juniper:
==> flow/design.v (excerpt) <==
module fpga3(
    input [3:0] SW,
    input rot_A, input rot_B, input rot_dwn,
    input BTN0, input BTN1, input BTN2,
    input reset, input clk,
    output [7:0] LED,
	 output R, output G, output B,
	 output h_sync, output v_sync
    );
For scale: ~44000 um2 of cells after synthesis.
Settings: LEC_CHECK=0, ABC_AREA=1, CAP_MARGIN=40, CORE_ASPECT_RATIO=0.92, CORE_MARGIN=2, CORE_UTILIZATION=72, CTS_CLUSTER_DIAMETER=140, HOLD_SLACK_MARGIN=0.29, PLACE_DENSITY_LB_ADDON=0.18, SETUP_SLACK_MARGIN=2.39, SLEW_MARGIN=5; clock period 27.0 ns.
run.sh (not shown) runs the stock make flow with config.mk's settings and CLKGATE_MAP_FILE=.
What the final checks of juniper revealed, after a flow that finished every stage, was a layout that fails on negative setup slack.
#### Input delta (zinc over juniper)
==> flow/config.mk <==
export PLATFORM = sky130hd
export DESIGN_NAME = fpga3
export DESIGN_NICKNAME = fpga3
export VERILOG_FILES = /design/flow/design.v
export SDC_FILE = /design/flow/constraint.sdc
export NUM_CORES = 4
export LEC_CHECK = 0
export ABC_AREA = 1
export CAP_MARGIN = 20
export CORE_MARGIN = 2
export CORE_UTILIZATION = 72
export SLEW_MARGIN = 20
==> flow/constraint.sdc <==
create_clock -name core_clock -period 61.7 [get_ports {clk}]
set_input_delay 12.3400 -clock core_clock [delete_from_list [all_inputs] [get_ports {clk}]]
set_output_delay 12.3400 -clock core_clock [all_outputs]
set_load 0.01 [all_outputs]
### Flow results
zinc finished end to end and its layout was clean on timing, DRC and antenna.
First-pass GRT wire length in zinc is 3.0 mm below juniper.
rot_indx[3] as the worst setup path startpoint was reported by juniper, and rot_indx[0] by zinc.
Comparing juniper with zinc, the global placer's final weighted congestion came out essentially unchanged.
Compared with juniper, in zinc number of buffers and inverters on the critical path was more or less identical, number of non-clock buffers shows a reduction of 258.
Modified inputs, harbor compared to zinc
diff --git a/flow/config.mk b/flow/config.mk
--- a/flow/config.mk
+++ b/flow/config.mk
@@ -8 +7,0 @@
-export ABC_AREA = 1
@@ -11 +10,2 @@
-export CORE_UTILIZATION = 72
+export CORE_UTILIZATION = 40
+export SETUP_SLACK_MARGIN = 5.0
==> flow/constraint.sdc <==
create_clock -name core_clock -period 48.5 [get_ports {clk}]
set_input_delay 9.7000 -clock core_clock [delete_from_list [all_inputs] [get_ports {clk}]]
set_output_delay 9.7000 -clock core_clock [all_outputs]
set_load 0.01 [all_outputs]
--- outcome ---
- Non-filler instance count after layout of harbor falls short of that of zinc by a few percent.
- Status: total met2 wirelength after detailed routing parity (zinc, harbor)
- Per the comparison of harbor with zinc, total stage count of the critical path moved down; total routed wirelength moved down; cell count after synthesis moved down.
- Summary of harbor over zinc: average cell area after synthesis saw an increase; synthesis-to-layout area growth moved up.


fpga3 again, from the RTL that the note above started with.
==> flow/config.mk <==
export PLATFORM = sky130hd
export DESIGN_NAME = fpga3
export DESIGN_NICKNAME = fpga3
export VERILOG_FILES = /design/flow/design.v
export SDC_FILE = /design/flow/constraint.sdc
export NUM_CORES = 4
export LEC_CHECK = 0
export ABC_AREA = 1
export CAP_MARGIN = 5
export CELL_PAD_IN_SITES_GLOBAL_PLACEMENT = 1
export CORE_MARGIN = 2
export CORE_UTILIZATION = 40
export CTS_CLUSTER_DIAMETER = 337
export CTS_CLUSTER_SIZE = 98
export PLACE_DENSITY = 0.43
export SLEW_MARGIN = 20
export TNS_END_PERCENT = 35
==> flow/constraint.sdc <==
create_clock -name core_clock -period 50.0 [get_ports {clk}]
set_input_delay 10.0000 -clock core_clock [delete_from_list [all_inputs] [get_ports {clk}]]
set_output_delay 10.0000 -clock core_clock [all_outputs]
set_load 0.01 [all_outputs]
Change:
==> flow/config.mk (replaced) <==
export PLATFORM = sky130hd
export DESIGN_NAME = fpga3
export DESIGN_NICKNAME = fpga3
export VERILOG_FILES = /design/flow/design.v
export SDC_FILE = /design/flow/constraint.sdc
export NUM_CORES = 4
export LEC_CHECK = 0
export CAP_MARGIN = 0
export CELL_PAD_IN_SITES_GLOBAL_PLACEMENT = 3
export CORE_MARGIN = 2
export CORE_UTILIZATION = 21
export PLACE_DENSITY_LB_ADDON = 0.15
export SLEW_MARGIN = 15
export TNS_END_PERCENT = 35
Outcome: Die size goes up by about 80%. Cell area hardly moves. Via count goes down by 8.3%. Register-to-register slack improves by 0.03 ns. Hold slack improves by 0.021 ns. Non-clock buffer count goes up by 33. Clock skew stays flat.
Change:
--- a/flow/config.mk
+++ b/flow/config.mk
@@ -7,2 +7,3 @@
 export LEC_CHECK = 0
+export ABC_AREA = 1
 export CAP_MARGIN = 0
@@ -11,2 +12,4 @@
 export CORE_UTILIZATION = 21
+export GPL_ROUTABILITY_DRIVEN = 0
+export MAX_ROUTING_LAYER = met4
 export PLACE_DENSITY_LB_ADDON = 0.15
After rerunning: Global-route usage came out higher by 0.44 points. Synthesized cell count grows by 20%. Design area grows by 3.9%. Routed wire length grows by 3.7%. Utilization stays flat. Via count is higher by 9.9%. Worst setup slack gains 1.4 ns.
Change:
==> flow/config.mk (replaced) <==
export PLATFORM = sky130hd
export DESIGN_NAME = fpga3
export DESIGN_NICKNAME = fpga3
export VERILOG_FILES = /design/flow/design.v
export SDC_FILE = /design/flow/constraint.sdc
export NUM_CORES = 4
export LEC_CHECK = 0
export ABC_AREA = 1
export CAP_MARGIN = 5
export CELL_PAD_IN_SITES_GLOBAL_PLACEMENT = 1
export CORE_ASPECT_RATIO = 0.5
export CORE_MARGIN = 2
export CORE_UTILIZATION = 61
export CTS_CLUSTER_DIAMETER = 337
export CTS_CLUSTER_SIZE = 98
export PLACE_DENSITY = 0.43
export SLEW_MARGIN = 20
export TNS_END_PERCENT = 35
Outcome: Synthesized cell count does not change; count of clock-buffer cells in the layout drops by 3; via count climbs by 4.1%; first-iteration DRC count climbs by 63%; routed wire length drops by 28%; final area drops by 5.2%; core utilization climbs by 41 points.


Starting RTL as in the previous note.
## fpga3
module fpga3(
    input [3:0] SW,
    input rot_A, input rot_B, input rot_dwn,
    input BTN0, input BTN1, input BTN2,
    input reset, input clk,
    output [7:0] LED,
	 output R, output G, output B,
	 output h_sync, output v_sync
    );
make LEC_CHECK=0 CAP_MARGIN=25 CELL_PAD_IN_SITES_GLOBAL_PLACEMENT=3 CORE_ASPECT_RATIO=1.35 CORE_MARGIN=10 CORE_UTILIZATION=24 CTS_CLUSTER_DIAMETER=264 CTS_CLUSTER_SIZE=32 GPL_ROUTABILITY_DRIVEN=1 GPL_TIMING_DRIVEN=0 MAX_ROUTING_LAYER=met4 MIN_ROUTING_LAYER=met1 PLACE_DENSITY=0.61 SETUP_SLACK_MARGIN=5.0 SLEW_MARGIN=30 TNS_END_PERCENT=40 finish   # period 85.5 ns
Then changed:
Settings changed: CAP_MARGIN 25 to 20, CELL_PAD_IN_SITES_GLOBAL_PLACEMENT 3 to default, CORE_ASPECT_RATIO 1.35 to default, CORE_MARGIN 10 to 2, CORE_UTILIZATION 24 to 40, CTS_CLUSTER_DIAMETER 264 to default, CTS_CLUSTER_SIZE 32 to default, GPL_ROUTABILITY_DRIVEN 1 to default, GPL_TIMING_DRIVEN 0 to default, MAX_ROUTING_LAYER met4 to default, MIN_ROUTING_LAYER met1 to default, PLACE_DENSITY 0.61 to default, SETUP_SLACK_MARGIN 5.0 to default, SLEW_MARGIN 30 to 20, TNS_END_PERCENT 40 to default.
Clock period 85.5 ns to 48.5 ns, I/O delays scaled along.
Effect: The new run finished clean; worst setup slack degrades by 9300 ps; die size fell by about 44%; flip-flop count does not change; via count went up by about 1.6%; utilization goes up by 16 points; final area decreases by about 3.5%; first-iteration DRC count climbs by about 60%; area after synthesis is unchanged; global-route usage came out higher by 6.3 points.


fpga3 again, from the RTL that the note above started with.
make LEC_CHECK=0 ABC_AREA=1 CAP_MARGIN=20 CORE_ASPECT_RATIO=0.9 CORE_MARGIN=2 CORE_UTILIZATION=72 CTS_CLUSTER_DIAMETER=147 PLACE_DENSITY=0.36 SETUP_SLACK_MARGIN=2.38 SLEW_MARGIN=20 finish   # period 26.9 ns
The baseline completed, yet does not pass: setup timing.
Edit:
- CAP_MARGIN: 20 -> 5
- CTS_CLUSTER_DIAMETER: 147 -> 233
- MAX_ROUTING_LAYER: default -> met4
- PLACE_DENSITY: 0.36 -> 0.38
- SETUP_SLACK_MARGIN: 2.38 -> 2.23
- TNS_END_PERCENT: default -> 40
The new run reached the layout checks and failed them: setup timing.
Cell area decreases slightly.
Clock skew stays flat.
Register-to-register slack gets worse by 0.02 ns.
Worst setup slack is better by 0.16 ns.
Die area stays the same.
Non-clock buffer count shrinks by 36.
Via count falls slightly.
Wire length shrinks slightly.
Count of clock-buffer cells in the layout does not change.
Edit:
- CAP_MARGIN: 5 -> 20
- CORE_ASPECT_RATIO: 0.9 -> 0.91
- CTS_CLUSTER_DIAMETER: 233 -> 147
- MAX_ROUTING_LAYER: met4 -> default
- PLACE_DENSITY: 0.38 -> 0.36
- SETUP_SLACK_MARGIN: 2.23 -> 2.27
- TNS_END_PERCENT: 40 -> default
Outcome: The changed run ran to the end with violations: setup timing; worst hold slack barely changes; clock-buffer cell count decreases by 1; final cell count went up by 0.40%; non-clock buffer count is higher by 31; design area climbs by 0.48%; die size stays flat; via count rose by 0.63%; setup slack loses 0.41 ns.


== lane 1 ==
Starting RTL as in the previous note.
==> flow/config.mk <==
export PLATFORM = sky130hd
export DESIGN_NAME = fpga3
export DESIGN_NICKNAME = fpga3
export VERILOG_FILES = /design/flow/design.v
export SDC_FILE = /design/flow/constraint.sdc
export NUM_CORES = 4
export LEC_CHECK = 0
export ABC_AREA = 1
export CAP_MARGIN = 20
export CORE_MARGIN = 2
export CORE_UTILIZATION = 72
export CTS_CLUSTER_SIZE = 72
export PLACE_DENSITY_LB_ADDON = 0.01
export SETUP_SLACK_MARGIN = 3.65
export SLEW_MARGIN = 20
==> flow/constraint.sdc <==
create_clock -name core_clock -period 12.4 [get_ports {clk}]
set_input_delay 2.4800 -clock core_clock [delete_from_list [all_inputs] [get_ports {clk}]]
set_output_delay 2.4800 -clock core_clock [all_outputs]
set_load 0.01 [all_outputs]
Although it ran to completion, lane 1 produced a layout that fails the final checks because of negative setup slack.
## Diff of input files: lane 2 against lane 1
--- a/flow/config.mk
+++ b/flow/config.mk
@@ -7,9 +7,5 @@
 export LEC_CHECK = 0
-export ABC_AREA = 1
 export CAP_MARGIN = 20
 export CORE_MARGIN = 2
-export CORE_UTILIZATION = 72
-export CTS_CLUSTER_SIZE = 72
-export PLACE_DENSITY_LB_ADDON = 0.01
-export SETUP_SLACK_MARGIN = 3.65
+export CORE_UTILIZATION = 40
 export SLEW_MARGIN = 20
==> flow/constraint.sdc <==
create_clock -name core_clock -period 50.0 [get_ports {clk}]
set_input_delay 10.0000 -clock core_clock [delete_from_list [all_inputs] [get_ports {clk}]]
set_output_delay 10.0000 -clock core_clock [all_outputs]
set_load 0.01 [all_outputs]
Notes after the runs:
- Lane 2: all stages complete, timing, DRC and antenna checks passed
- | lane 1 | all stages done | FAIL | negative setup slack |
- Cmp lane 1 and lane 2 / met2 capacity usage during global routing / lower: lane 2
- Die size: lane 2 exceeds lane 1
- Between lane 1 and lane 2, the post-synthesis to final-layout area growth is lower for lane 2.
- Relative to lane 1, number of detailed-routing iterations run before antenna repair has decreased by 7 in lane 2.
- Lane 2: final sum of negative setup slack is 17040 ps higher than what lane 1 reported.
- Compared with lane 1, lane 2 shows a sequential share of layout area that is 0.43 points higher.
Inputs modified between lane 2 and lane 3:
--- a/flow/config.mk
+++ b/flow/config.mk
@@ -7,5 +7,12 @@
 export LEC_CHECK = 0
+export ABC_AREA = 1
 export CAP_MARGIN = 20
+export CORE_ASPECT_RATIO = 0.5
 export CORE_MARGIN = 2
-export CORE_UTILIZATION = 40
+export CORE_UTILIZATION = 61
+export CTS_CLUSTER_DIAMETER = 333
+export CTS_CLUSTER_SIZE = 100
+export GPL_ROUTABILITY_DRIVEN = 0
+export PLACE_DENSITY = 0.78
 export SLEW_MARGIN = 20
+export TNS_END_PERCENT = 40
- Lane 3 against lane 2: chip area line of the yosys report higher, post-synthesis share of cell area spent on and-or and or-and gates lower, number of vias per cell after detailed routing higher, height of the chip lower.
Changes in lane 4 relative to lane 3:
==> flow/config.mk <==
export PLATFORM = sky130hd
export DESIGN_NAME = fpga3
export DESIGN_NICKNAME = fpga3
export VERILOG_FILES = /design/flow/design.v
export SDC_FILE = /design/flow/constraint.sdc
export NUM_CORES = 4
export LEC_CHECK = 0
export ABC_AREA = 1
export CAP_MARGIN = 5
export CELL_PAD_IN_SITES_GLOBAL_PLACEMENT = 1
export CORE_ASPECT_RATIO = 1.81
export CORE_MARGIN = 2
export CORE_UTILIZATION = 61
export CTS_CLUSTER_DIAMETER = 337
export CTS_CLUSTER_SIZE = 98
export PLACE_DENSITY = 0.43
export SLEW_MARGIN = 20
export TNS_END_PERCENT = 35
Findings:
Relative slew slack (lower): lane 4. Pin count of the biggest net entering global routing: lane 4 vs lane 3 identical. Compared to lane 3, lane 4 has overall fraction of global-route tracks in use 3.5 points higher. NOTE: wire length the detailed router placed on met1 in lane 4 falls short of that of lane 3. The higher met1 usage in global routing of lane 4 and lane 3 is in lane 3. Between lane 3 and lane 4, clock skew increased. Compared lane 4 against lane 3; total number of nets in the final design within noise. Any difference in cell count between lane 4 and lane 3 is small enough to ignore. From lane 4 to lane 3, total buffers and inverters traversed by the critical path did not move at all.


== build 19 ==
Starting RTL as in the previous note.
make LEC_CHECK=0 ABC_AREA=1 CAP_MARGIN=20 CORE_MARGIN=2 CORE_UTILIZATION=72 CTS_CLUSTER_DIAMETER=297 CTS_CLUSTER_SIZE=95 PLACE_DENSITY=0.43 SETUP_SLACK_MARGIN=5.0 SLEW_MARGIN=20 TNS_END_PERCENT=10 finish   # period 29.2 ns
In build 19 the implementation completed, yet the final layout does not meet the checks, the culprit being negative setup slack.
> inputs changed (build 19 -> build 65)
- clearing PLACE_DENSITY, which used to be 0.43
- swapping 72 for 48 in CORE_UTILIZATION
- clearing CTS_CLUSTER_SIZE, which used to be 95
- clearing CTS_CLUSTER_DIAMETER, which used to be 297
- clearing SETUP_SLACK_MARGIN, which used to be 5.0
- clearing ABC_AREA, which used to be 1
- clearing TNS_END_PERCENT, which used to be 10
- swapping 29.2 for 48.5 in the clock period (ns, I/O delays scaled along)
### Flow results
- Taking build 19 as the reference point, the fraction of synthesized area in multiplexers of build 65 rises by 0.46 points.
- Of build 65 and build 19, the higher total track usage belongs to build 19.
- Going from build 19 to build 65, die size rose 28000 um2, cell count after synthesis lost 1044, portion of the post-synthesis area used by sequential elements held steady, setup clock skew after layout shows an increase of 0.010 ns.
- Build 65 went all the way through synthesis, placement and routing and the layout is clean on timing, DRC and antenna.
- Build 65 vs build 19 — cell total in the yosys stat output dropped by more than 10%
- From build 19 to build 65 the numbers moved as follows: number of antenna cells inserted rose by 1, footprint of the multi-input gates fell by 1.4%.
#### Input delta (build 98 over build 65)
- GPL_TIMING_DRIVEN newly set to 0
- ABC_AREA newly set to 1
- CORE_UTILIZATION changed from 48 to 40
- the clock period (ns, I/O delays scaled along) changed from 48.5 to 50.0
## What came out
- From build 65 to build 98 the numbers moved as follows: number of distinct library cell variants in the gate-level netlist after synthesis shrank by 27; simple-gate area share of the yosys netlist +7.3 points.
- Re final area: build 65 was lower than build 98.
- Diff build 65 -> build 98 | met2 usage in global routing | decrease of 5.9 points
- On build 98: final-layout clock buffer total is 1 higher than what build 65 gave.
- On global-route usage: build 98 sits below build 65.
- The non-filler instance count after layout reported for build 98 is greater than that of build 65 by about 22%.
- Of the two values seen for critical path startpoint, rot_indx[2] was produced by build 98 and rot_indx[0] by build 65.
## Diff of input files: build 1 against build 98
- CAP_MARGIN: 20 -> 10
- TNS_END_PERCENT: unset -> 40
- CORE_UTILIZATION: 40 -> 21
- GPL_ROUTABILITY_DRIVEN: unset -> 0
- MAX_ROUTING_LAYER: unset -> met4
- CELL_PAD_IN_SITES_GLOBAL_PLACEMENT: unset -> 3
- SLEW_MARGIN: 20 -> 15
- GPL_TIMING_DRIVEN: 0 -> unset
- PLACE_DENSITY: unset -> 0.76
## What came out
Comparing build 1 and build 98, the higher via count is on build 98.
Area of the die: build 1 vs build 98 up 100000 um2
Compared with build 98, build 1 has extra setup slack.
Setup changes, build 1 to build 17
- MAX_ROUTING_LAYER removed (was met4)
- CAP_MARGIN changed from 10 to 5
- CORE_UTILIZATION changed from 21 to 45
- CTS_CLUSTER_DIAMETER newly set to 337
- CTS_CLUSTER_SIZE newly set to 98
- CORE_ASPECT_RATIO newly set to 0.5
- SLEW_MARGIN changed from 15 to 20
- CELL_PAD_IN_SITES_GLOBAL_PLACEMENT changed from 3 to 1
- PLACE_DENSITY changed from 0.76 to 0.43
- TNS_END_PERCENT changed from 40 to 35
==> comparison <==
The final layout from build 17, which completed every stage, passed the timing, design-rule and antenna checks at the end of the flow.
| final non-filler cell area | build 17 vs build 1 | better |
From build 17 to build 1, simple-gate share of the synthesized area did not move at all.
Per the comparison of build 17 with build 1, global-route wire length before repair shrank by 5.8%, total routed wirelength shrank by 7.3%.
